`flow/design.v`:
```
module PE (
    input              clk,
    input              CIM_en,
    input              STDW,  
    input              STDR,  
    input        [5:0] STD_A,  
    input        [3:0] weight_in,  
    input      [255:0] act_in,  
    output reg   [3:0] weight_out,  
    output reg  [13:0] PSUM  
);
reg  [255:0] weight;  
integer i;
always @(posedge clk) begin
    for (i = 0; i < 64; i = i+1) begin
        if (STDW && STD_A == i) begin  
            weight[4*i+3 -: 4] <= weight_in;
        end
    end
end
always@(*) begin
    weight_out = 4'b0;
    PSUM = 14'b0;
    if (STDW) begin  
    end
    else if (STDR) begin  
        weight_out = weight[4*STD_A+3 -: 4];
    end
    else begin  
        if (CIM_en) begin
            for (i = 0; i < 64; i = i+1) begin
                PSUM = PSUM + weight[4*i+3 -: 4] * act_in[4*i+3 -: 4];  
            end
        end
    end
end
endmodule
```
`flow/run.sh`:
```
#!/bin/bash
# the make line also repeats each setting of config.mk as NAME=value (left out here)
make -C /OpenROAD-flow-scripts/flow DESIGN_CONFIG=/design/flow/config.mk WORK_HOME=/design/flow/orfs CLKGATE_MAP_FILE= finish
```
`flow/config.mk`:
```
export PLATFORM = sky130hd
export DESIGN_NAME = PE
export DESIGN_NICKNAME = PE
export VERILOG_FILES = /design/flow/design.v
export SDC_FILE = /design/flow/constraint.sdc
export NUM_CORES = 4
export LEC_CHECK = 0
export CAP_MARGIN = 20
export CORE_MARGIN = 2
export CORE_UTILIZATION = 72
export CTS_CLUSTER_DIAMETER = 88
export CTS_CLUSTER_SIZE = 50
export GPL_ROUTABILITY_DRIVEN = 0
export MAX_ROUTING_LAYER = met4
export PLACE_DENSITY_LB_ADDON = 0.06
export SETUP_SLACK_MARGIN = 2.48
export SLEW_MARGIN = 20
```
`flow/constraint.sdc`:
```
create_clock -name core_clock -period 9.8 [get_ports {clk}]
set_input_delay 1.9600 -clock core_clock [delete_from_list [all_inputs] [get_ports {clk}]]
set_output_delay 1.9600 -clock core_clock [all_outputs]
set_load 0.01 [all_outputs]
```
==> flow_summary.yaml, run 1 <==
# implementation run metrics
finish:
  fin_nets: 6940
  logic_area_um2: 36120
  final_cells: 6037
  n_fill_cell: 3191
  syn2layout_area_growth_pct: 18.95
  design_area_um2: 56280
  register_area_um2: 7687
  final_util: 0.8699
placed_design:
  dp_cells: 5967
  post_dp_cell_area_um2: 54890
  dp_hpwl_mm: 119.4
  portBuffers: 287
detailed_routing:
  wirelength_mm: 147.7
  firstDrtPassIters: 7
  vias_per_cell: 5.888
  dr_total_vias: 35540
  drtIter0Drc: 3278
  antenna_left: 0
  wl_per_cell_um: 24.46
  drc: 0
synthesis:
  edf_count: 256
  synth_nets: 6142
  synth.cell_area_um2: 47320
  xor_share: 0.001111
  yosys.cell_types.count: 38
  synth_cells: 4352
  flop_cell: "edfxtp_1"
  ys_top_cells_by_count: "inv_1, fa_1, and2_1, ha_1, nand2_1"
  adder_share: 0.5609
  largest_area_cell: "fa_1"
  top_logic_kind: "adder cells"
  synth-simple-area-share: 0.1361
  syn_area_per_cell_um2: 10.87
  top_cell_area_share: 0.4239
  yosys_area_um2: 47320
  synth.yosys.seq_area_share: 0.1625
  ys_warn_count: 1
  postSynth.asyncResetShare: 0
  ys_ff: 256
  synthMostInstantiatedCell: "inv_1"
  mux_share: 0.03004
  yosys-stat-cells: 4352
  synthAoiAreaFrac: 0.01021
  synth.area.top_cells: "fa_1, edfxtp_1, ha_1"
global_routing:
  grtUsageTotal: 0.4611
  grt_overflow_total: 0
  grt_pass1_vias: 39540
  grt_max_degree: 65
  antenna_found_initial: 19
  grt_pass1_wl_mm: 221.7
worst_setup_path:
  crit_top_cell: "fa_1"
  cp_max_fo: 3
  critPathBufInv: 6
  critPathTopFamily: "adder cells"
  critPathKind: "in -> out"
  cpPeakStageDelay_ns: 0.61
  arrival_ns: 11.12
  cp_num_cells: 27
  cp-endpoint: "PSUM[11]"
  cp-end-kind: "primary output"
  startpoint: "act_in[4]"
  critPathRequiredTime_ns: 7.84
  slowest_stage: "fa_1"
  worstSetupStartpointType: "primary input"
worst_hold_path:
  hold_path_class: "in -> reg"
  min_to: "weight[170]"
  min_delay_path_depth: 2
  hp-start: "weight_in[2]"
floorplanning:
  fp-row-count: 93
  dieArea_um2: 67780
  die_x_um: 260.4
  core_area_um2: 64700
  ios: 288
  die_y_um: 260.4
  fp_util: 0.7314
clocking:
  cts.clk_slew.worst_paths_ns: 0.09
  tritoncts: "yes"
  clock_sinks: 256
  cts_buffers: 20
  cts_max_level: 1
  cts_root_buffer: "clkbuf_16"
  ctsLongestPathBuffers: 3
  cts_hold_buf: 0
run_status:
  status: "finished with violations"
  so.violations: "negative setup slack"
run:
  tool_warnings: 35
  drv_cap: 0
timing:
  fmax_mhz: 76.44
  relSlewSlack: 0.2076
  setup_viol: 12
  worst_pin_slew_ns: 1.185
  hold_viol_final: 0
  setup_slack_ns: -3.281
  finalMaxSlewViolations: 0
  rsz0062_at_grt: "yes"
  tns_ns: -33.47
  period_needed_ns: 13.08
  finalCritPeriodShare: 1.335
## through the flow
step	hold slack (ns)	setup slack, ns
2_1_floorplan	2.059	-2.362
3_3_place_gp	2.792	-3.957
3_5_place_dp	2.807	-4.016
4_1_cts	2.171	-3.286
5_1_grt	2.219	-3.451
6_report	2.206	-3.281
## per-layer routing
layer  up-vias  wire [um]  track usage
met5         -          0            -
met4         0      12870       0.2951
met3       765      16710       0.1140
met2      2426      68930       0.7183
met1     17740      49150       0.5397
li1      14620          -            -
## final cells by class
cell class	instances	share of cell area
clock inverters	15	0.003157
flip-flops and latches	256	0.1366
clock buffers	21	0.008959
well taps	855	0.01901
diodes	18	0.0008003
inverters	1196	0.07976
repair buffers	809	0.1099
multi-input cells	2867	0.6418
## timing repair
item / in CTS / in global routing
resized: 707 / 473
buffers inserted: 9 / 6
setup endpoints to repair: 14 / 15
pin swaps: 308 / 302
==> inputs of run 2 (changes only) <==
Settings changed: ABC_AREA from default to 1, CORE_ASPECT_RATIO from default to 1.43, CTS_CLUSTER_DIAMETER 88 to default, CTS_CLUSTER_SIZE 50 to 14, GPL_ROUTABILITY_DRIVEN 0 to default, MAX_ROUTING_LAYER met4 to default, PLACE_DENSITY_LB_ADDON 0.06 to default, SETUP_SLACK_MARGIN 2.48 to default.
Clock period 9.8 ns to 7.53 ns, I/O delays scaled along.
==> run 2 against run 1 <==
Against the previous run: the layout still fails its checks (negative setup slack); die size up 3.3%; cell count up 22%; wire length up 19%; count of clock-buffer cells in the layout up 8; cell area up 4.4%; core utilization up 0.25 points; critical endpoint is now PSUM[10].
==> flow_summary.yaml, run 2 <==
# implementation run metrics
detailed_routing:
  vias_per_cell: 5.802
  drtIter0Drc: 5055
  antenna_left: 0
  drc: 0
  wirelength_mm: 176.4
  dr_total_vias: 42780
  firstDrtPassIters: 6
  wl_per_cell_um: 23.93
synthesis:
  ys_warn_count: 1
  adder_share: 0.5431
  synth-simple-area-share: 0.1402
  largest_area_cell: "fa_1"
  ys_ff: 256
  syn_area_per_cell_um2: 8.666
  mux_share: 0
  edf_count: 256
  synth_nets: 7429
  xor_share: 0.0001792
  ys_top_cells_by_count: "inv_1, nand2_1, fa_1, ha_1, edfxtp_1"
  top_cell_area_share: 0.4105
  yosys_area_um2: 48870
  synth_cells: 5639
  synth.area.top_cells: "fa_1, edfxtp_1, inv_1"
  synthMostInstantiatedCell: "inv_1"
  synth.yosys.seq_area_share: 0.1573
  flop_cell: "edfxtp_1"
  synth.cell_area_um2: 48870
  yosys.cell_types.count: 21
  top_logic_kind: "adder cells"
  yosys-stat-cells: 5639
  synthAoiAreaFrac: 0.004609
  postSynth.asyncResetShare: 0
global_routing:
  met1_usage: 0.5068
  antenna_found_initial: 18
  grt_pass1_wl_mm: 256.3
  grtUsageTotal: 0.5021
  grt_max_degree: 82
  grt_pass1_vias: 47010
  grt_overflow_total: 0
  busiest_layer: "met2"
  gr-usage-met2: 0.8233
  met3_usage: 0.1321
timing:
  setup_slack_ns: -4.863
  fmax_mhz: 80.69
  relSlewSlack: 0.1223
  tns_ns: -53.68
  setup_viol: 13
  hold_viol_final: 0
  fin_hold_ws_ns: 1.483
  period_needed_ns: 12.39
  rsz0062_at_grt: "yes"
  finalCritPeriodShare: 1.646
  finalMaxSlewViolations: 0
  worst_pin_slew_ns: 1.317
run_status:
  so.violations: "negative setup slack"
  status: "finished with violations"
worst_hold_path:
  min_delay_path_depth: 1
  min_to: "weight[128]"
  hp-start: "weight_in[0]"
  hold_path_class: "in -> reg"
worst_setup_path:
  slowest_stage: "fa_1"
  startpoint: "act_in[156]"
  critPathKind: "in -> out"
  cp-end-kind: "primary output"
  cp_max_fo: 4
  crit_top_cell: "fa_1"
  critPathTopFamily: "adder cells"
  arrival_ns: 10.89
  cpPeakStageDelay_ns: 0.83
  cp_num_cells: 32
  worstSetupStartpointType: "primary input"
  cp-endpoint: "PSUM[10]"
  critPathRequiredTime_ns: 6.02
  critPathBufInv: 11
clocking:
  clock_sinks: 256
  ctsLongestPathBuffers: 3
  cts_root_buffer: "clkbuf_16"
  tritoncts: "yes"
  cts_max_level: 1
  cts_buffers: 29
  cts.clk_slew.worst_paths_ns: 0.07
run:
  tool_warnings: 38
  drv_cap: 0
floorplanning:
  fp-row-count: 114
  die_y_um: 315.5
  core_area_um2: 67320
  die_x_um: 221.9
  dieArea_um2: 70000
  fp_util: 0.7258
  ios: 288
placed_design:
  dp_hpwl_mm: 133.5
  place.gp.congestion: 1.045
  post-place-ws_ns: -5.050
  dp_cells: 7300
  portBuffers: 287
finish:
  n_fill_cell: 3471
  fin_nets: 8258
  syn2layout_area_growth_pct: 20.20
  final_cells: 7373
  final_util: 0.8725
==> run 2: area by class of cell <==
type | instances | area (um^2) | share of cell area
clock inverter | 25 | 215.2 | 0.003664
antenna | 12 | 30.03 | 0.0005112
sequential | 256 | 7687 | 0.1309
timing repair buffer | 850 | 6783 | 0.1155
multi-input combinational | 3381 | 34880 | 0.5937
inverter | 1950 | 7333 | 0.1248
tap | 870 | 1089 | 0.01853
clock buffer | 29 | 725.7 | 0.01235
==> run 2: per-layer routing <==
layer	part of all wire	vias to the layer above	wire length, um
li1	-	17480	-
met3	0.12	1556	20620
met4	0.14	12	24130
met2	0.46	3650	81640
met1	0.28	20070	49940
met5	0.00057	-	100
==> run 2: metrics by stage <==
stage                     instance area (um^2)
after floorplan                          48960
after CTS                                58180
after global routing                     58720
after detailed placement                 56870
final                                    58740
after global placement                   56870
==> run 2: timing repair <==
item,in CTS,in global routing
hold buffers,0,0
pin swaps,377,134
buffers inserted,9,8
setup endpoints to repair,13,13
resized,867,255
==> inputs of run 3 (changes only) <==
Settings changed: CORE_ASPECT_RATIO 1.43 to default, CORE_UTILIZATION 72 to 68, CTS_CLUSTER_SIZE 14 to default.
Clock period 7.53 ns to 8.44 ns, I/O delays scaled along.
==> run 3 against run 2 <==
Against the previous run: still fails the layout checks on negative setup slack; synthesized cell count did not move; core utilization fell by 5.7 points; count of clock-buffer cells in the layout rose by 7; first-iteration DRC count fell by 21%; non-clock buffer count fell by 8; highest routed layer unchanged; flip-flop count did not move; sequential share of layout area rose by 0.12 points; global-route usage fell by 6.9 points; die size rose by 5.7%; cell count rose by 1.0%.
==> flow_summary.yaml, run 3 <==
# implementation run metrics
synthesis:
  edf_count: 256
  synth-simple-area-share: 0.1402
  ys_ff: 256
  adder_share: 0.5431
  largest_area_cell: "fa_1"
  synthAoiAreaFrac: 0.004609
  synth.area.top_cells: "fa_1, edfxtp_1, inv_1"
  synth.yosys.seq_area_share: 0.1573
  ys_top_cells_by_count: "inv_1, nand2_1, fa_1, ha_1, edfxtp_1"
  yosys_area_um2: 48870
  synthMostInstantiatedCell: "inv_1"
  top_logic_kind: "adder cells"
  ys_warn_count: 1
  syn_area_per_cell_um2: 8.666
  yosys.cell_types.count: 21
  top_cell_area_share: 0.4105
  synth_cells: 5639
  yosys-stat-cells: 5639
  mux_share: 0
  postSynth.asyncResetShare: 0
  xor_share: 0.0001792
  synth.cell_area_um2: 48870
  flop_cell: "edfxtp_1"
  synth_nets: 7429
finish:
  final_util: 0.8154
  syn2layout_area_growth_pct: 19.08
  n_fill_cell: 4730
  logic_area_um2: 34220
  register_area_um2: 7687
  fin_nets: 8255
worst_setup_path:
  critPathTopFamily: "adder cells"
  cp_max_fo: 3
  slowest_stage: "fa_1"
  cp-end-kind: "primary output"
  critPathRequiredTime_ns: 6.75
  cp_num_cells: 30
  cpPeakStageDelay_ns: 0.61
  critPathKind: "in -> out"
  cp-endpoint: "PSUM[13]"
  critPathBufInv: 8
  arrival_ns: 10.48
  crit_top_cell: "fa_1"
  worstSetupStartpointType: "primary input"
  startpoint: "act_in[20]"
timing:
  setup_slack_ns: -3.728
  period_needed_ns: 12.17
  finalMaxSlewViolations: 0
  finalCritPeriodShare: 1.442
  fin_hold_ws_ns: 1.589
  relSlewSlack: 0.2219
  fmax_mhz: 82.19
  worst_pin_slew_ns: 1.164
  tns_ns: -43.65
  hold_viol_final: 0
  rsz0062_at_grt: "yes"
  setup_viol: 13
clocking:
  tritoncts: "yes"
  ctsLongestPathBuffers: 3
  cts.clk_slew.worst_paths_ns: 0.06
  cts_root_buffer: "clkbuf_16"
  clock_sinks: 256
  cts_max_level: 2
  cts_buffers: 34
run:
  tool_warnings: 37
  drv_cap: 0
global_routing:
  antenna_found_initial: 15
  grtUsageTotal: 0.4330
  grt_pass1_wl_mm: 236.2
  grt_max_degree: 78
  grt_pass1_vias: 42230
  grt_overflow_total: 0
detailed_routing:
  drc: 0
  antenna_left: 0
  vias_per_cell: 5.303
  firstDrtPassIters: 6
  dr_total_vias: 39500
  wl_per_cell_um: 20.70
  wirelength_mm: 154.2
  drtIter0Drc: 4001
placed_design:
  dp_hpwl_mm: 129.2
  place.gp.congestion: 1.025
  post-place-ws_ns: -4.517
  portBuffers: 287
worst_hold_path:
  min_delay_path_depth: 1
  min_to: "weight[10]"
  hold_path_class: "in -> reg"
  hp-start: "weight_in[2]"
floorplanning:
  dieArea_um2: 74020
  fp-row-count: 98
  die_x_um: 272.1
  core_area_um2: 71360
  fp_util: 0.6847
  ios: 288
  die_y_um: 272.1
run_status:
  so.violations: "negative setup slack"
  status: "finished with violations"
-- run 3: cell type report --
type | instances | area share
Sequential cell | 256 | 0.1321
Tap cell | 950 | 0.02043
Timing Repair Buffer | 842 | 0.1142
Multi-Input combinational cell | 3381 | 0.5881
Clock inverter | 23 | 0.004171
Inverter | 1950 | 0.1258
Antenna cell | 11 | 0.0004730
Clock buffer | 36 | 0.01475
-- run 3: routing by layer --
| layer | routed length, um | up-vias | GRT usage |
|---|---|---|---|
| li1 | - | 17480 | - |
| met5 | 67 | - | 0 |
| met2 | 70260 | 2277 | 0.6760 |
| met4 | 9302 | 10 | 0.2178 |
| met3 | 18470 | 494 | 0.1126 |
| met1 | 56090 | 19240 | 0.5664 |
-- run 3: per-stage QoR --
step           cells  area, um^2
2_1_floorplan   5639       48960
3_3_place_gp    7373       56910
3_5_place_dp    7373       56910
4_1_cts         7435       58070
5_1_grt         7442       58170
6_report        7449       58190
-- run 3: repair_timing --
item | CTS | global route
hold endpoints to repair | 0 | 0
pin swaps | 298 | 115
setup endpoints to repair | 13 | 13
buffers inserted | 4 | 3
resized | 594 | 119
gates cloned | 0 | 0
hold buffers | 0 | 0
==> inputs of run 4 (changes only) <==
Settings changed: ABC_AREA 1 to default, CAP_MARGIN 20 to 30, CORE_UTILIZATION 68 to 72, CTS_CLUSTER_SIZE from default to 80, MAX_ROUTING_LAYER from default to met4, PLACE_DENSITY_LB_ADDON from default to 0.01, SETUP_SLACK_MARGIN from default to 2.71, TNS_END_PERCENT from default to 40.
Clock period 8.44 ns to 10.5 ns, I/O delays scaled along.
==> run 4 against run 3 <==
Against the previous run: the layout still fails its checks (negative setup slack); hold slack better by 0.45 ns; critical path depth is 3 lower; critical endpoint is now PSUM[11]; wire length hardly changed.
==> flow_summary.yaml, run 4 <==
# implementation run metrics
worst_setup_path:
  cp-end-kind: "primary output"
  slowest_stage: "fa_2"
  critPathBufInv: 6
  critPathKind: "in -> out"
  critPathRequiredTime_ns: 8.40
  critPathTopFamily: "adder cells"
  cp_max_fo: 3
  arrival_ns: 11.36
  cp_num_cells: 27
  crit_top_cell: "fa_1"
  cpPeakStageDelay_ns: 0.60
  startpoint: "act_in[17]"
  cp-endpoint: "PSUM[11]"
  worstSetupStartpointType: "primary input"
worst_hold_path:
  min_delay_path_depth: 1
  min_to: "weight[175]"
  hp-start: "weight_in[3]"
  hold_path_class: "in -> reg"
synthesis:
  postSynth.asyncResetShare: 0
  largest_area_cell: "fa_1"
  synth.cell_area_um2: 47320
  top_cell_area_share: 0.4239
  yosys_area_um2: 47320
  top_logic_kind: "adder cells"
  adder_share: 0.5609
  ys_warn_count: 1
  flop_cell: "edfxtp_1"
  synth_cells: 4352
  yosys-stat-cells: 4352
  edf_count: 256
  ys_top_cells_by_count: "inv_1, fa_1, and2_1, ha_1, nand2_1"
  synth.area.top_cells: "fa_1, edfxtp_1, ha_1"
  xor_share: 0.001111
  synth-simple-area-share: 0.1361
  synth.yosys.seq_area_share: 0.1625
  synth_nets: 6142
  yosys.cell_types.count: 38
  mux_share: 0.03004
  synthAoiAreaFrac: 0.01021
  ys_ff: 256
  syn_area_per_cell_um2: 10.87
  synthMostInstantiatedCell: "inv_1"
detailed_routing:
  dr_total_vias: 35950
  wirelength_mm: 154.2
  vias_per_cell: 5.940
  wl_per_cell_um: 25.48
  antenna_left: 0
  drc: 0
  drtIter0Drc: 3478
  firstDrtPassIters: 6
floorplanning:
  fp-row-count: 93
  ios: 288
  die_y_um: 260.4
  fp_util: 0.7314
  die_x_um: 260.4
  core_area_um2: 64700
  dieArea_um2: 67780
clocking:
  cts_hold_buf: 0
  cts_root_buffer: "clkbuf_16"
  ctsLongestPathBuffers: 3
  cts_buffers: 35
  cts_max_level: 2
  clock_sinks: 256
  cts.clk_slew.worst_paths_ns: 0.06
  tritoncts: "yes"
timing:
  finalCritPeriodShare: 1.282
  period_needed_ns: 13.46
  worst_pin_slew_ns: 1.143
  relSlewSlack: 0.2360
  setup_slack_ns: -2.962
  setup_viol: 13
  tns_ns: -29.75
  fmax_mhz: 74.28
  rsz0062_at_grt: "yes"
  hold_viol_final: 0
  fin_hold_ws_ns: 2.039
  finalMaxSlewViolations: 0
placed_design:
  dp_hpwl_mm: 124.7
  post-place-ws_ns: -3.653
  dp_cells: 5961
  portBuffers: 287
  place.gp.congestion: 1.058
finish:
  fin_nets: 6941
  logic_area_um2: 35790
  n_fill_cell: 3104
  register_area_um2: 7687
  syn2layout_area_growth_pct: 19.50
  final_cells: 6053
run_status:
  so.violations: "negative setup slack"
  status: "finished with violations"
run:
  tool_warnings: 35
  drv_cap: 0
global_routing:
  antenna_found_initial: 18
  grt_max_degree: 44
  grt_pass1_vias: 40530
  grt_pass1_wl_mm: 233.8
  grtUsageTotal: 0.4915
  grt_overflow_total: 0
run 4: metal layers:
layer  track usage  vias up  part of all wire
met1        0.5753    17920              0.33
met2        0.7620     2548              0.47
met5             -        -                 0
met4        0.3330        0             0.089
li1              -    14630                 -
met3        0.1149      858              0.11
run 4: per-stage QoR:
step | utilization | area (um^2)
CTS | 0.8719 | 56410
floorplan | - | 47360
global placement | 0.8470 | 54800
detailed placement | 0.8479 | 54850
global route | 0.8737 | 56530
finish | 0.8740 | 56540
run 4: layout make-up:
type / count / area share
Antenna cell: 24 / 0.001062
Clock buffer: 40 / 0.01657
Clock inverter: 20 / 0.004049
Inverter: 1196 / 0.07940
Multi-Input combinational cell: 2867 / 0.6330
Sequential cell: 256 / 0.1360
Tap cell: 855 / 0.01892
Timing Repair Buffer: 795 / 0.1110
run 4: what timing repair did:
item | in CTS | in global routing
resized | 817 | 78
cloned | 0 | 0
setup buffers | 4 | 3
pin swaps | 310 | 66
setup endpoints to repair | 14 | 14
==> inputs of run 5 (changes only) <==
Settings changed: CAP_MARGIN 30 to 20, CORE_UTILIZATION 72 to 40, CTS_CLUSTER_SIZE 80 to default, MAX_ROUTING_LAYER met4 to default, PLACE_DENSITY_LB_ADDON 0.01 to default, SETUP_SLACK_MARGIN 2.71 to default, SLEW_MARGIN 20 to 15, TNS_END_PERCENT 40 to 5.
Clock period 10.5 ns to 20.0 ns, I/O delays scaled along.
==> run 5 against run 4 <==
Against the previous run: the run now finishes clean; synthesized cell count unchanged; die size up 79%; first-iteration DRC count down 47%; critical path depth increased by 4; global-route usage shrank 24 points; sequential share of layout area grew 0.88 points; count of clock-buffer cells in the layout is 1 lower; non-clock buffer count decreased by 499; critical path type unchanged; largest cell class unchanged; highest routed layer is now met5.
==> flow_summary.yaml, run 5 <==
# implementation run metrics
finish:
  syn2layout_area_growth_pct: 12.22
  fin_nets: 6441
  design_area_um2: 53100
  final_util: 0.4509
synthesis:
  synth.yosys.seq_area_share: 0.1625
  yosys_area_um2: 47320
  yosys.cell_types.count: 38
  ys_ff: 256
  synthMostInstantiatedCell: "inv_1"
  largest_area_cell: "fa_1"
  synth-simple-area-share: 0.1361
  adder_share: 0.5609
  xor_share: 0.001111
  synth.area.top_cells: "fa_1, edfxtp_1, ha_1"
  top_cell_area_share: 0.4239
  top_logic_kind: "adder cells"
  synth.cell_area_um2: 47320
  syn_area_per_cell_um2: 10.87
  synth_cells: 4352
  synth_nets: 6142
  edf_count: 256
  yosys-stat-cells: 4352
  synthAoiAreaFrac: 0.01021
  ys_top_cells_by_count: "inv_1, fa_1, and2_1, ha_1, nand2_1"
  flop_cell: "edfxtp_1"
  mux_share: 0.03004
  postSynth.asyncResetShare: 0
  ys_warn_count: 1
worst_setup_path:
  worstSetupStartpointType: "primary input"
  critPathTopFamily: "adder cells"
  cpPeakStageDelay_ns: 0.65
  startpoint: "act_in[36]"
  critPathBufInv: 10
  cp-endpoint: "PSUM[11]"
  cp_num_cells: 31
  cp-end-kind: "primary output"
  crit_top_cell: "fa_1"
  arrival_ns: 14.47
  critPathRequiredTime_ns: 16.00
  critPathKind: "in -> out"
  cp_max_fo: 4
  slowest_stage: "clkdlybuf4s50_1"
detailed_routing:
  dr_total_vias: 30480
  drc: 0
  firstDrtPassIters: 6
  antenna_left: 0
  vias_per_cell: 4.904
  wirelength_mm: 145.4
  drtIter0Drc: 1845
  wl_per_cell_um: 23.40
floorplanning:
  die_x_um: 347.9
  dieArea_um2: 121100
  die_y_um: 347.9
  fp-row-count: 126
  core_area_um2: 117800
  fp_util: 0.4018
  ios: 288
timing:
  rsz0062_at_grt: "no"
  tns_ns: 0
  setup_slack_ns: 1.530
  hold_viol_final: 0
  period_needed_ns: 18.47
  finalMaxSlewViolations: 0
  relSlewSlack: 0.2314
  fmax_mhz: 54.14
  setup_viol: 0
  finalCritPeriodShare: 0.9235
  worst_pin_slew_ns: 1.153
global_routing:
  grt_pass1_vias: 34150
  grt_overflow_total: 0
  grtUsageTotal: 0.2496
  antenna_found_initial: 34
  grt_max_degree: 52
  grt_pass1_wl_mm: 219.1
  met3_usage: 0.06631
  busiest_layer: "met2"
  met1_usage: 0.3289
  gr-usage-met2: 0.4028
clocking:
  cts.clk_slew.worst_paths_ns: 0.05
  cts_root_buffer: "clkbuf_16"
  cts_setup_buffers: 0
  cts_buffers: 34
  cts_max_level: 2
  tritoncts: "yes"
  post_cts_resized: 0
  ctsLongestPathBuffers: 3
  clock_sinks: 256
  cts_hold_buf: 0
run_status:
  status: "no timing/DRC/antenna violations"
run:
  tool_warnings: 32
  drv_cap: 0
placed_design:
  portBuffers: 287
  place.gp.congestion: 0.9474
  dp_hpwl_mm: 127.1
  post_dp_cell_area_um2: 51950
  post-place-ws_ns: 1.592
worst_hold_path:
  hold_path_class: "in -> reg"
  min_to: "weight[179]"
  hp-start: "weight_in[3]"
  min_delay_path_depth: 1
## run 5: routing by layer
metal	up-vias	routed length (um)
met2	928	68150
met1	15700	60280
met3	212	11740
li1	13590	-
met5	-	316
met4	52	4914
## run 5: stage by stage
stage          std cells  hold WS (ns)
2_1_floorplan       4352         4.099
3_3_place_gp        6151         4.659
3_5_place_dp        6151         4.657
4_1_cts             6210         4.057
5_1_grt             6212         4.090
6_report            6215         4.062
## run 5: layout make-up
class | instances | area, um^2
fillers | 11130 | 64670
multi-input cells | 2867 | 34940
flip-flops and latches | 256 | 7687
inverters | 1196 | 4489
repair buffers | 296 | 2915
well taps | 1536 | 1922
clock buffers | 39 | 933.4
clock inverters | 20 | 198.9
diodes | 5 | 12.51
==> inputs of run 6 (changes only) <==
Settings changed: CAP_MARGIN 20 to 30, CORE_UTILIZATION 40 to 72, CTS_CLUSTER_DIAMETER from default to 38, CTS_CLUSTER_SIZE from default to 75, HOLD_SLACK_MARGIN from default to 0.29, MAX_ROUTING_LAYER from default to met4, PLACE_DENSITY_LB_ADDON from default to 0.01, SETUP_SLACK_MARGIN from default to 3.04, SLEW_MARGIN 15 to 20, TNS_END_PERCENT 5 to 40.
Clock period 20.0 ns to 10.3 ns, I/O delays scaled along.
==> run 6 against run 5 <==
Against the previous run: now fails the layout checks on negative setup slack; die size fell by 44%; sequential share of layout area fell by 1.1 points; synthesized area did not move; cell count fell by 1.7%; worst setup slack got worse by 4.8 ns; synthesized cell count did not move; highest routed layer is now met4; via count rose by 23%; first-iteration DRC count rose by 140%; critical path depth fell by 1.
==> flow_summary.yaml, run 6 <==
# implementation run metrics
floorplanning:
  ios: 288
  fp_util: 0.7314
  die_y_um: 260.4
  die_x_um: 260.4
  core_area_um2: 64700
  dieArea_um2: 67780
  fp-row-count: 93
global_routing:
  grt_overflow_total: 0
  grt_pass1_vias: 42670
  grtUsageTotal: 0.5195
  grt_max_degree: 43
  antenna_found_initial: 18
  grt_pass1_wl_mm: 246.6
timing:
  rsz0062_at_grt: "yes"
  relSlewSlack: 0.2569
  tns_ns: -32.65
  setup_viol: 13
  finalMaxSlewViolations: 0
  hold_viol_final: 0
  setup_slack_ns: -3.273
  fmax_mhz: 73.68
  worst_pin_slew_ns: 1.112
  finalCritPeriodShare: 1.318
  period_needed_ns: 13.57
synthesis:
  largest_area_cell: "fa_1"
  synth-simple-area-share: 0.1361
  synth.area.top_cells: "fa_1, edfxtp_1, ha_1"
  syn_area_per_cell_um2: 10.87
  yosys-stat-cells: 4352
  synth_cells: 4352
  ys_top_cells_by_count: "inv_1, fa_1, and2_1, ha_1, nand2_1"
  top_cell_area_share: 0.4239
  ys_warn_count: 1
  flop_cell: "edfxtp_1"
  adder_share: 0.5609
  synthAoiAreaFrac: 0.01021
  postSynth.asyncResetShare: 0
  yosys_area_um2: 47320
  top_logic_kind: "adder cells"
  mux_share: 0.03004
  yosys.cell_types.count: 38
  ys_ff: 256
  synth_nets: 6142
  synthMostInstantiatedCell: "inv_1"
  synth.yosys.seq_area_share: 0.1625
  xor_share: 0.001111
  synth.cell_area_um2: 47320
  edf_count: 256
worst_setup_path:
  critPathBufInv: 9
  critPathTopFamily: "adder cells"
  cp-end-kind: "primary output"
  cp_num_cells: 30
  cpPeakStageDelay_ns: 0.64
  cp-endpoint: "PSUM[11]"
  slowest_stage: "fa_2"
  arrival_ns: 11.51
  cp_max_fo: 3
  worstSetupStartpointType: "primary input"
  crit_top_cell: "fa_1"
  critPathRequiredTime_ns: 8.24
  critPathKind: "in -> out"
  startpoint: "act_in[68]"
finish:
  fin_nets: 6968
  n_fill_cell: 2881
  syn2layout_area_growth_pct: 21.23
  register_area_um2: 7687
  logic_area_um2: 35810
clocking:
  cts.clk_slew.worst_paths_ns: 0.06
  cts_max_level: 2
  clock_sinks: 256
  cts_root_buffer: "clkbuf_16"
  ctsLongestPathBuffers: 3
  cts_buffers: 56
  tritoncts: "yes"
  cts_hold_buf: 0
detailed_routing:
  wirelength_mm: 166.9
  dr_total_vias: 37490
  drc: 0
  vias_per_cell: 6.138
  drtIter0Drc: 4388
  wl_per_cell_um: 27.32
  antenna_left: 0
  firstDrtPassIters: 8
worst_hold_path:
  hold_path_class: "in -> reg"
  min_delay_path_depth: 2
  hp-start: "weight_in[2]"
  min_to: "weight[166]"
run:
  tool_warnings: 38
  drv_cap: 0
placed_design:
  post-place-ws_ns: -3.720
  place.gp.congestion: 1.058
  dp_hpwl_mm: 125.7
  portBuffers: 287
run_status:
  so.violations: "negative setup slack"
  status: "finished with violations"
[run 6: layout make-up]
class	count	share of cell area
inverters	1196	0.07826
well taps	855	0.01865
repair buffers	801	0.1091
multi-input cells	2867	0.6243
clock inverters	49	0.01001
diodes	29	0.001265
clock buffers	56	0.02443
flip-flops and latches	256	0.1340
[run 6: repair_timing]
action | 4_1_cts | 5_1_grt
buffers inserted | 4 | 7
resized | 651 | 292
endpoints found under the setup margin | 18 | 18
pin swaps | 260 | 169
[run 6: per-layer routing]
metal	GRT usage	vias up	wire length (um)
met5	-	-	0
met4	0.4133	0	17310
met3	0.1446	1208	20330
met2	0.7942	3126	76650
met1	0.5754	18440	52610
li1	-	14730	-
[run 6: per-stage QoR]
stage	hold slack (ns)	util	area, um^2	std cells
2_1_floorplan	2.159	-	47360	4352
3_3_place_gp	2.655	0.8471	54800	5958
3_5_place_dp	2.634	0.8479	54860	5962
4_1_cts	1.961	0.8833	57150	6071
5_1_grt	1.983	0.8863	57340	6100
6_report	2.000	0.8866	57360	6109
==> inputs of run 7 (changes only) <==
Settings changed: SETUP_SLACK_MARGIN 3.04 to 2.72.
Clock period 10.3 ns to 10.6 ns, I/O delays scaled along.
==> run 7 against run 6 <==
Against the previous run: still fails the layout checks on negative setup slack; global-route usage decreased by 1.6 points; cell area increased by 0.39%; via count decreased by 1.3%.
==> flow_summary.yaml, run 7 <==
# implementation run metrics
run_status:
  status: "finished with violations"
  so.violations: "negative setup slack"
finish:
  n_fill_cell: 2845
  logic_area_um2: 35440
  syn2layout_area_growth_pct: 21.69
  final_util: 0.8900
  final_cells: 6113
  register_area_um2: 7687
  design_area_um2: 57580
  fin_nets: 6968
synthesis:
  mux_share: 0.03004
  ys_ff: 256
  top_logic_kind: "adder cells"
  ys_warn_count: 1
  synthAoiAreaFrac: 0.01021
  postSynth.asyncResetShare: 0
  flop_cell: "edfxtp_1"
  synth.area.top_cells: "fa_1, edfxtp_1, ha_1"
  synth.yosys.seq_area_share: 0.1625
  synth_nets: 6142
  syn_area_per_cell_um2: 10.87
  largest_area_cell: "fa_1"
  adder_share: 0.5609
  yosys.cell_types.count: 38
  yosys_area_um2: 47320
  ys_top_cells_by_count: "inv_1, fa_1, and2_1, ha_1, nand2_1"
  xor_share: 0.001111
  synth_cells: 4352
  yosys-stat-cells: 4352
  edf_count: 256
  synth-simple-area-share: 0.1361
  synth.cell_area_um2: 47320
  synthMostInstantiatedCell: "inv_1"
  top_cell_area_share: 0.4239
detailed_routing:
  dr_total_vias: 36990
  vias_per_cell: 6.051
  firstDrtPassIters: 8
  antenna_left: 0
  wl_per_cell_um: 26.57
  wirelength_mm: 162.4
  drtIter0Drc: 4054
  drc: 0
floorplanning:
  core_area_um2: 64700
  ios: 288
  fp-row-count: 93
  fp_util: 0.7314
  dieArea_um2: 67780
  die_x_um: 260.4
  die_y_um: 260.4
timing:
  setup_viol: 13
  setup_slack_ns: -3.056
  relSlewSlack: 0.3235
  finalMaxSlewViolations: 0
  fin_hold_ws_ns: 1.993
  rsz0062_at_grt: "yes"
  finalCritPeriodShare: 1.288
  period_needed_ns: 13.66
  fmax_mhz: 73.23
  hold_viol_final: 0
  worst_pin_slew_ns: 1.012
clocking:
  cts.clk_slew.worst_paths_ns: 0.06
  clock_sinks: 256
  cts_buffers: 60
  tritoncts: "yes"
  cts_max_level: 2
  ctsLongestPathBuffers: 3
  cts_root_buffer: "clkbuf_16"
worst_setup_path:
  cp_num_cells: 28
  slowest_stage: "fa_1"
  cpPeakStageDelay_ns: 0.58
  critPathBufInv: 7
  cp-end-kind: "primary output"
  critPathKind: "in -> out"
  critPathRequiredTime_ns: 8.48
  startpoint: "act_in[180]"
  arrival_ns: 11.54
  crit_top_cell: "fa_1"
  cp_max_fo: 3
  critPathTopFamily: "adder cells"
  worstSetupStartpointType: "primary input"
  cp-endpoint: "PSUM[11]"
global_routing:
  grt_pass1_wl_mm: 238.6
  grt_overflow_total: 0
  grtUsageTotal: 0.5039
  antenna_found_initial: 18
  grt_pass1_vias: 41490
  grt_max_degree: 44
placed_design:
  place.gp.congestion: 1.062
  post_dp_cell_area_um2: 54910
  dp_cells: 5966
  portBuffers: 287
  dp_hpwl_mm: 124.0
worst_hold_path:
  min_to: "weight[175]"
  hp-start: "weight_in[3]"
  hold_path_class: "in -> reg"
  min_delay_path_depth: 1
run:
  drv_cap: 0
  tool_warnings: 37
run 7: timing repair:
item	4_1_cts	5_1_grt
setup buffers	1	2
resized	290	211
endpoints found under the setup margin	14	14
hold buffers	0	0
pin swaps	131	121
cloned	0	0
run 7: per-layer routing:
| layer | up-vias | routed length, um | global-route usage |
|---|---|---|---|
| li1 | 14730 | - | - |
| met1 | 18260 | 51200 | 0.5606 |
| met2 | 2951 | 74690 | 0.7670 |
| met3 | 1048 | 20220 | 0.1469 |
| met4 | 0 | 16320 | 0.3914 |
| met5 | - | 0 | - |
run 7: layout make-up:
cell class              count  area share
clock buffers              64     0.02670
flip-flops and latches    256      0.1335
well taps                 855     0.01858
diodes                     31    0.001347
repair buffers            797      0.1158
clock inverters            47     0.01056
multi-input cells        2867      0.6155
inverters                1196     0.07796
run 7: metrics by stage:
step / TNS, ns / worst slack [ns]
after floorplan: -16.84 / -1.882
after global placement: -36.53 / -3.464
after detailed placement: -37.62 / -3.556
after CTS: -29.87 / -2.979
after global routing: -33.02 / -3.281
final: -30.60 / -3.056
==> inputs of run 8 (changes only) <==
Settings changed: ABC_AREA from default to 1, CAP_MARGIN 30 to 5, CORE_ASPECT_RATIO from default to 1.98, CORE_MARGIN 2 to 5, CORE_UTILIZATION 72 to 50, CTS_CLUSTER_DIAMETER 38 to default, CTS_CLUSTER_SIZE 75 to 85, HOLD_SLACK_MARGIN 0.29 to default, MAX_ROUTING_LAYER met4 to default, PLACE_DENSITY_LB_ADDON 0.01 to 0.07, SETUP_SLACK_MARGIN 2.72 to 1.85, SLEW_MARGIN 20 to 15, TNS_END_PERCENT 40 to 10.
Clock period 10.6 ns to 12.1 ns, I/O delays scaled along.
==> run 8 against run 7 <==
Against the previous run: the layout still fails its checks (negative setup slack); global-route usage down 18 points; worst setup slack better by 1.6 ns; cell count up 25%; via count up 1.1%; synthesized area up 3.3%; non-clock buffer count down 137; cell area down 0.99%; critical endpoint unchanged.
==> flow_summary.yaml, run 8 <==
# implementation run metrics
global_routing:
  grt_max_degree: 80
  grtUsageTotal: 0.3257
  grt_pass1_vias: 42090
  grt_overflow_total: 0
  grt_pass1_wl_mm: 247.8
  antenna_found_initial: 10
placed_design:
  place.gp.congestion: 1.017
  dp_cells: 7551
  dp_hpwl_mm: 145.8
  portBuffers: 287
synthesis:
  ys_warn_count: 1
  synth_nets: 7429
  mux_share: 0
  top_cell_area_share: 0.4105
  syn_area_per_cell_um2: 8.666
  yosys.cell_types.count: 21
  ys_ff: 256
  synth.area.top_cells: "fa_1, edfxtp_1, inv_1"
  largest_area_cell: "fa_1"
  synthAoiAreaFrac: 0.004609
  flop_cell: "edfxtp_1"
  synth-simple-area-share: 0.1402
  synth.cell_area_um2: 48870
  yosys-stat-cells: 5639
  yosys_area_um2: 48870
  postSynth.asyncResetShare: 0
  synthMostInstantiatedCell: "inv_1"
  synth.yosys.seq_area_share: 0.1573
  top_logic_kind: "adder cells"
  edf_count: 256
  xor_share: 0.0001792
  adder_share: 0.5431
  ys_top_cells_by_count: "inv_1, nand2_1, fa_1, ha_1, edfxtp_1"
  synth_cells: 5639
worst_setup_path:
  critPathTopFamily: "adder cells"
  cp_num_cells: 34
  startpoint: "act_in[234]"
  critPathBufInv: 12
  crit_top_cell: "fa_1"
  cp-end-kind: "primary output"
  cpPeakStageDelay_ns: 0.54
  cp-endpoint: "PSUM[11]"
  slowest_stage: "fa_1"
  critPathKind: "in -> out"
  worstSetupStartpointType: "primary input"
  arrival_ns: 11.17
  critPathRequiredTime_ns: 9.68
  cp_max_fo: 4
run_status:
  so.violations: "negative setup slack"
  status: "finished with violations"
finish:
  n_fill_cell: 9068
  final_cells: 7617
  fin_nets: 8069
  final_util: 0.5872
  syn2layout_area_growth_pct: 16.68
detailed_routing:
  vias_per_cell: 4.908
  drc: 0
  dr_total_vias: 37390
  firstDrtPassIters: 6
  antenna_left: 0
  wirelength_mm: 166.9
  wl_per_cell_um: 21.91
  drtIter0Drc: 1927
clocking:
  clock_sinks: 256
  tritoncts: "yes"
  ctsLongestPathBuffers: 3
  cts_buffers: 30
  cts_max_level: 1
  cts_root_buffer: "clkbuf_16"
  cts.clk_slew.worst_paths_ns: 0.06
floorplanning:
  dieArea_um2: 104500
  die_x_um: 232.2
  core_area_um2: 97100
  die_y_um: 449.9
  fp_util: 0.5033
  fp-row-count: 161
  ios: 288
timing:
  finalMaxSlewViolations: 0
  rsz0062_at_grt: "yes"
  setup_slack_ns: -1.485
  worst_pin_slew_ns: 1.146
  fmax_mhz: 73.61
  finalCritPeriodShare: 1.123
  fin_hold_ws_ns: 2.378
  period_needed_ns: 13.59
  hold_viol_final: 0
  relSlewSlack: 0.2360
  setup_viol: 12
worst_hold_path:
  min_delay_path_depth: 1
  hold_path_class: "in -> reg"
  hp-start: "weight_in[0]"
  min_to: "weight[168]"
run:
  tool_warnings: 35
  drv_cap: 0
==> run 8: area by class of cell <==
type	count	area (um^2)	share of cell area
Tap cell	1304	1632	0.02862
Inverter	1950	7322	0.1284
Antenna cell	10	25.02	0.0004389
Clock buffer	33	783.3	0.01374
Timing Repair Buffer	660	5365	0.09410
Multi-Input combinational cell	3381	33920	0.5949
Clock inverter	23	284.0	0.004982
Sequential cell	256	7687	0.1348
==> run 8: stage by stage <==
stage	worst slack (ns)	TNS, ns	cell area, um^2
detailed placement	-2.332	-24.49	55950
CTS	-1.476	-15.54	56970
finish	-1.485	-15.57	57010
global route	-1.829	-18.95	56990
floorplan	-0.6452	-4.760	48890
global placement	-2.282	-24.02	55950
==> run 8: what timing repair did <==
action,4_1_cts,5_1_grt
endpoints found under the setup margin,13,13
pin swaps,222,13
hold buffers,0,0
setup buffers,0,0
gates resized,415,13
==> run 8: layer usage <==
layer / global-route usage / vias up / share of wire
li1: - / 17100 / -
met1: 0.3135 / 18550 / 0.31
met2: 0.6285 / 1216 / 0.55
met3: 0.03805 / 503 / 0.045
met4: 0.2273 / 12 / 0.092
met5: 0 / - / 0.00037
==> inputs of run 9 (changes only) <==
Settings changed: ABC_AREA 1 to default, CAP_MARGIN 5 to 20, CELL_PAD_IN_SITES_GLOBAL_PLACEMENT from default to 0, CORE_ASPECT_RATIO 1.98 to 0.5, CORE_MARGIN 5 to 9, CORE_UTILIZATION 50 to 54, CTS_CLUSTER_SIZE 85 to default, GPL_ROUTABILITY_DRIVEN from default to 1, MAX_ROUTING_LAYER from default to met4, PLACE_DENSITY_LB_ADDON 0.07 to 0.21, SETUP_SLACK_MARGIN 1.85 to -2.0, SLEW_MARGIN 15 to 0, TNS_END_PERCENT 10 to default.
Clock period 12.1 ns to 31.1 ns, I/O delays scaled along.
==> run 9 against run 8 <==
Against the previous run: now clean on timing, DRC and antenna; core utilization up 2.2 points; count of clock-buffer cells in the layout up 3; cell area down 7.7%; via count down 17%; sequential share of layout area up 1.1 points; cell count down 23%; synthesized cell count down 23%; synthesized area down 3.2%; wire length down 14%; critical path type unchanged; highest routed layer is now met4.
==> flow_summary.yaml, run 9 <==
# implementation run metrics
run:
  drv_cap: 0
  tool_warnings: 32
placed_design:
  dp_hpwl_mm: 124.3
  dp_cells: 5787
  portBuffers: 287
  place.gp.congestion: 1.022
synthesis:
  synth.yosys.seq_area_share: 0.1625
  synth_nets: 6142
  ys_ff: 256
  synth.cell_area_um2: 47320
  adder_share: 0.5609
  top_cell_area_share: 0.4239
  edf_count: 256
  top_logic_kind: "adder cells"
  synth_cells: 4352
  ys_warn_count: 1
  synth-simple-area-share: 0.1361
  ys_top_cells_by_count: "inv_1, fa_1, and2_1, ha_1, nand2_1"
  synth.area.top_cells: "fa_1, edfxtp_1, ha_1"
  postSynth.asyncResetShare: 0
  yosys.cell_types.count: 38
  mux_share: 0.03004
  syn_area_per_cell_um2: 10.87
  synthAoiAreaFrac: 0.01021
  largest_area_cell: "fa_1"
  xor_share: 0.001111
  yosys_area_um2: 47320
  yosys-stat-cells: 4352
  flop_cell: "edfxtp_1"
  synthMostInstantiatedCell: "inv_1"
worst_setup_path:
  critPathBufInv: 8
  crit_top_cell: "fa_1"
  startpoint: "act_in[60]"
  critPathRequiredTime_ns: 24.88
  critPathKind: "in -> out"
  cpPeakStageDelay_ns: 0.70
  cp-end-kind: "primary output"
  slowest_stage: "fa_1"
  cp_max_fo: 4
  critPathTopFamily: "adder cells"
  cp_num_cells: 29
  arrival_ns: 16.67
  worstSetupStartpointType: "primary input"
  cp-endpoint: "PSUM[11]"
timing:
  hold_viol_final: 0
  finalMaxSlewViolations: 0
  setup_viol: 0
  period_needed_ns: 22.89
  fin_hold_ws_ns: 6.080
  worst_pin_slew_ns: 1.187
  relSlewSlack: 0.2084
  fmax_mhz: 43.68
  rsz0062_at_grt: "no"
  finalCritPeriodShare: 0.7362
  tns_ns: 0
detailed_routing:
  antenna_left: 0
  dr_total_vias: 31000
  firstDrtPassIters: 5
  wirelength_mm: 143.3
  drtIter0Drc: 2417
  wl_per_cell_um: 24.47
  vias_per_cell: 5.295
  drc: 0
clocking:
  cts_max_level: 1
  ctsLongestPathBuffers: 3
  tritoncts: "yes"
  cts_buffers: 31
  clock_sinks: 256
  cts_hold_buf: 0
  cts_setup_buffers: 0
  cts_root_buffer: "clkbuf_16"
  post_cts_resized: 0
  cts.clk_slew.worst_paths_ns: 0.07
global_routing:
  grt_overflow_total: 0
  grtUsageTotal: 0.3046
  antenna_found_initial: 10
  grt_pass1_vias: 34740
  grt_max_degree: 65
  grt_pass1_wl_mm: 217.6
floorplanning:
  core_area_um2: 86440
  dieArea_um2: 99250
  fp_util: 0.5474
  die_y_um: 227.3
  ios: 288
  die_x_um: 436.6
  fp-row-count: 76
worst_hold_path:
  min_delay_path_depth: 1
  hold_path_class: "in -> reg"
  hp-start: "weight_in[3]"
  min_to: "weight[19]"
run_status:
  status: "no timing/DRC/antenna violations"
finish:
  fin_nets: 6442
  syn2layout_area_growth_pct: 11.22
  final_cells: 5854
[run 9: final cells by class]
type | count | area, um^2
antenna | 8 | 20.02
clock buffer | 36 | 794.5
tap | 1170 | 1464
clock inverter | 21 | 251.5
sequential | 256 | 7687
fill | 7204 | 33810
inverter | 1196 | 4489
multi-input combinational | 2867 | 34940
timing repair buffer | 300 | 2985
[run 9: through the flow]
step           instance area, um^2  utilization  setup WS, ns
6_report                     52630       0.6089         8.205
4_1_cts                      52570       0.6081         8.222
5_1_grt                      52630       0.6089         7.949
3_5_place_dp                 51520       0.5960         8.255
3_3_place_gp                 51500       0.5959         8.308
2_1_floorplan                47320            -         10.02
[run 9: layer usage]
metal | GRT usage | part of all wire | routed length (um)
met1 | 0.4067 | 0.43 | 60970
met2 | 0.4851 | 0.47 | 67500
met3 | 0.06389 | 0.081 | 11540
met4 | 0.06622 | 0.023 | 3257
met5 | - | 0 | 0
==> inputs of run 10 (changes only) <==
Settings changed: ABC_AREA from default to 1, CAP_MARGIN 20 to 10, CELL_PAD_IN_SITES_GLOBAL_PLACEMENT 0 to default, CORE_ASPECT_RATIO 0.5 to 1.26, CORE_MARGIN 9 to 4, CORE_UTILIZATION 54 to 53, GPL_ROUTABILITY_DRIVEN 1 to default, GPL_TIMING_DRIVEN from default to 0, MAX_ROUTING_LAYER met4 to default, PLACE_DENSITY from default to 0.48, PLACE_DENSITY_LB_ADDON 0.21 to default, SETUP_SLACK_MARGIN -2.0 to 0.68, SLEW_MARGIN 0 to 20, TNS_END_PERCENT from default to 90.
Clock period 31.1 ns to 21.7 ns, I/O delays scaled along.
==> run 10 against run 9 <==
Against the previous run: count of clock-buffer cells in the layout is 3 lower; sequential share of layout area is 0.46 points lower; critical path depth is 3 higher; cell area is 3.3% higher; critical endpoint is now PSUM[13]; core utilization is 1.2 points lower; still clean on timing, DRC and antenna; highest routed layer is now met5.
==> flow_summary.yaml, run 10 <==
# implementation run metrics
run_status:
  status: "no timing/DRC/antenna violations"
finish:
  syn2layout_area_growth_pct: 11.24
  logic_area_um2: 33630
  register_area_um2: 7687
  n_fill_cell: 8407
  fin_nets: 7752
  final_cells: 7188
  design_area_um2: 54360
placed_design:
  portBuffers: 287
  dp_cells: 7127
  dp_hpwl_mm: 135.1
  post_dp_cell_area_um2: 53340
  place.gp.congestion: 0.9742
detailed_routing:
  highest_layer: "met5"
  vias_per_cell: 4.959
  dr_wl_met3_mm: 9.796
  dr_total_vias: 35650
  antenna_left: 0
  drc: 0
  firstDrtPassIters: 5
  routed-wl-met2_mm: 78.93
  wl_per_cell_um: 21.38
  drtIter0Drc: 2561
  wl_met1_mm: 56.69
  wirelength_mm: 153.7
global_routing:
  antenna_found_initial: 6
  grt_overflow_total: 0
  grt_max_degree: 56
  grt_pass1_vias: 37920
  grt_pass1_wl_mm: 230.6
  grtUsageTotal: 0.3248
synthesis:
  ys_top_cells_by_count: "inv_1, nand2_1, fa_1, ha_1, edfxtp_1"
  synthAoiAreaFrac: 0.004609
  synth-simple-area-share: 0.1402
  synth.area.top_cells: "fa_1, edfxtp_1, inv_1"
  top_logic_kind: "adder cells"
  largest_area_cell: "fa_1"
  top_cell_area_share: 0.4105
  ys_warn_count: 1
  synth.cell_area_um2: 48870
  postSynth.asyncResetShare: 0
  yosys-stat-cells: 5639
  syn_area_per_cell_um2: 8.666
  yosys.cell_types.count: 21
  adder_share: 0.5431
  synth.yosys.seq_area_share: 0.1573
  xor_share: 0.0001792
  flop_cell: "edfxtp_1"
  yosys_area_um2: 48870
  edf_count: 256
  synth_cells: 5639
  ys_ff: 256
  synthMostInstantiatedCell: "inv_1"
  mux_share: 0
  synth_nets: 7429
worst_hold_path:
  hold_path_class: "in -> reg"
  min_delay_path_depth: 1
  hp-start: "weight_in[0]"
  min_to: "weight[168]"
timing:
  fmax_mhz: 52.58
  setup_viol: 0
  relSlewSlack: 0.2248
  hold_viol_final: 0
  tns_ns: 0
  worst_pin_slew_ns: 1.163
  rsz0062_at_grt: "no"
  finalMaxSlewViolations: 0
  period_needed_ns: 19.02
  finalCritPeriodShare: 0.8764
run:
  tool_warnings: 34
  drv_cap: 0
worst_setup_path:
  arrival_ns: 14.68
  critPathTopFamily: "adder cells"
  crit_top_cell: "fa_1"
  critPathRequiredTime_ns: 17.36
  startpoint: "act_in[168]"
  critPathBufInv: 9
  cp-end-kind: "primary output"
  cp-endpoint: "PSUM[13]"
  cp_max_fo: 4
  slowest_stage: "fa_1"
  worstSetupStartpointType: "primary input"
  critPathKind: "in -> out"
  cpPeakStageDelay_ns: 0.67
  cp_num_cells: 32
floorplanning:
  fp_util: 0.5366
  ios: 288
  core_area_um2: 91070
  fp-row-count: 124
  die_x_um: 278.5
  die_y_um: 348.8
  dieArea_um2: 97150
clocking:
  cts.clk_slew.worst_paths_ns: 0.07
  ctsLongestPathBuffers: 3
  cts_root_buffer: "clkbuf_16"
  cts_hold_buf: 0
  clock_sinks: 256
  post_cts_resized: 0
  cts_max_level: 1
  tritoncts: "yes"
  cts_setup_buffers: 0
  cts_buffers: 30
==> run 10: final cells by class <==
cell class	count	area share
Antenna cell	5	0.0002302
Buffer	52	0.004281
Clock buffer	33	0.01441
Clock inverter	23	0.003982
Inverter	1950	0.1347
Multi-Input combinational cell	3381	0.6186
Sequential cell	256	0.1414
Tap cell	1197	0.02755
Timing Repair Buffer	291	0.05483
==> run 10: stage by stage <==
stage          hold slack, ns  worst slack, ns  utilization
2_1_floorplan           4.439            4.745            -
3_3_place_gp            5.602            2.795       0.5845
3_5_place_dp            4.679            2.750       0.5857
4_1_cts                 3.995            2.742       0.5967
5_1_grt                 4.000            2.346       0.5967
6_report                4.012            2.682       0.5968
==> run 10: metal layers <==
| layer | global-route usage | vias to the layer above |
|---|---|---|
| met5 | 0 | - |
| met4 | 0.1409 | 4 |
| met3 | 0.03775 | 278 |
| met2 | 0.5834 | 1233 |
| met1 | 0.3962 | 17680 |
| li1 | - | 16450 |
==> inputs of run 11 (changes only) <==
Settings changed: CAP_MARGIN 10 to 20, CELL_PAD_IN_SITES_DETAIL_PLACEMENT from default to 2, CELL_PAD_IN_SITES_GLOBAL_PLACEMENT from default to 1, CORE_ASPECT_RATIO 1.26 to 1.57, CORE_MARGIN 4 to 9, CORE_UTILIZATION 53 to 16, CTS_CLUSTER_DIAMETER from default to 285, GPL_ROUTABILITY_DRIVEN from default to 1, GPL_TIMING_DRIVEN 0 to default, MAX_ROUTING_LAYER from default to met4, PLACE_DENSITY 0.48 to default, PLACE_DENSITY_LB_ADDON from default to 0.21, SETUP_SLACK_MARGIN 0.68 to default, SLEW_MARGIN 20 to 0, TNS_END_PERCENT 90 to 45.
Clock period 21.7 ns to 31.1 ns, I/O delays scaled along.
==> run 11 against run 10 <==
Against the previous run: cell count grew 38%; still clean on timing, DRC and antenna; wire length grew 47%; synthesized area is the same; core utilization shrank 41 points; first-iteration DRC count shrank 63%; synthesized cell count is the same; hold slack gained 1.9 ns; die size grew to 3.4 times the previous value.
==> flow_summary.yaml, run 11 <==
# implementation run metrics
clocking:
  post_cts_resized: 0
  ctsLongestPathBuffers: 3
  clock_sinks: 256
  tritoncts: "yes"
  cts.clk_slew.worst_paths_ns: 0.06
  cts_root_buffer: "clkbuf_16"
  cts_buffers: 38
  cts_hold_buf: 0
  cts_max_level: 2
  cts_setup_buffers: 0
timing:
  setup_slack_ns: 8.011
  relSlewSlack: 0.2904
  fmax_mhz: 43.31
  rsz0062_at_grt: "no"
  hold_viol_final: 0
  finalCritPeriodShare: 0.7424
  setup_viol: 0
  worst_pin_slew_ns: 1.064
  tns_ns: 0
  finalMaxSlewViolations: 0
  period_needed_ns: 23.09
detailed_routing:
  dr_total_vias: 35840
  firstDrtPassIters: 4
  drtIter0Drc: 939
  wirelength_mm: 226.4
  antenna_left: 0
  drc: 0
  vias_per_cell: 3.608
  wl_per_cell_um: 22.79
worst_setup_path:
  slowest_stage: "clkdlybuf4s50_1"
  arrival_ns: 16.87
  worstSetupStartpointType: "primary input"
  cpPeakStageDelay_ns: 0.66
  cp_max_fo: 4
  crit_top_cell: "fa_1"
  critPathBufInv: 11
  cp_num_cells: 34
  critPathTopFamily: "adder cells"
  critPathRequiredTime_ns: 24.88
  cp-endpoint: "PSUM[13]"
  startpoint: "act_in[1]"
  critPathKind: "in -> out"
  cp-end-kind: "primary output"
synthesis:
  top_cell_area_share: 0.4105
  flop_cell: "edfxtp_1"
  adder_share: 0.5431
  yosys-stat-cells: 5639
  ys_warn_count: 1
  synth_cells: 5639
  syn_area_per_cell_um2: 8.666
  synth-simple-area-share: 0.1402
  xor_share: 0.0001792
  largest_area_cell: "fa_1"
  ys_ff: 256
  yosys_area_um2: 48870
  synth.yosys.seq_area_share: 0.1573
  synth.cell_area_um2: 48870
  synthAoiAreaFrac: 0.004609
  synthMostInstantiatedCell: "inv_1"
  ys_top_cells_by_count: "inv_1, nand2_1, fa_1, ha_1, edfxtp_1"
  synth.area.top_cells: "fa_1, edfxtp_1, inv_1"
  synth_nets: 7429
  mux_share: 0
  top_logic_kind: "adder cells"
  yosys.cell_types.count: 21
  edf_count: 256
  postSynth.asyncResetShare: 0
floorplanning:
  fp-row-count: 253
  ios: 288
  dieArea_um2: 326100
  fp_util: 0.1611
  core_area_um2: 303300
  die_y_um: 710.5
  die_x_um: 459.1
run:
  tool_warnings: 32
  drv_cap: 0
global_routing:
  grt_max_degree: 61
  antenna_found_initial: 41
  grt_overflow_total: 0
  grt_pass1_vias: 44050
  grtUsageTotal: 0.1428
  grt_pass1_wl_mm: 321.7
finish:
  logic_area_um2: 33650
  n_fill_cell: 35050
  fin_nets: 7731
  register_area_um2: 7687
  final_util: 0.1907
  syn2layout_area_growth_pct: 18.34
worst_hold_path:
  min_to: "weight[244]"
  min_delay_path_depth: 1
  hp-start: "weight_in[0]"
  hold_path_class: "in -> reg"
placed_design:
  post-place-ws_ns: 7.899
  dp_hpwl_mm: 203.5
  place.gp.congestion: 0.8171
  portBuffers: 287
run_status:
  status: "no timing/DRC/antenna violations"
run 11: layout make-up:
type,instances,area share
multi-input cells,3381,0.5819
flip-flops and latches,256,0.1329
inverters,1950,0.1266
well taps,3952,0.08551
repair buffers,314,0.05271
clock buffers,44,0.01683
clock inverters,24,0.002921
diodes,13,0.0005626
run 11: per-layer routing:
layer	global-route usage	wire, um	up-vias
met5	-	0	-
met4	0.02919	5102	0
met3	0.01021	3952	161
met2	0.2975	135600	380
met1	0.1425	81740	18880
li1	-	-	16420
run 11: per-stage QoR:
step,hold slack [ns],instance area (um^2),std cells
2_1_floorplan,6.319,48870,5639
3_3_place_gp,6.603,56650,9853
3_5_place_dp,6.583,56650,9853
4_1_cts,5.885,57790,9921
5_1_grt,5.913,57820,9933
6_report,5.935,57830,9934
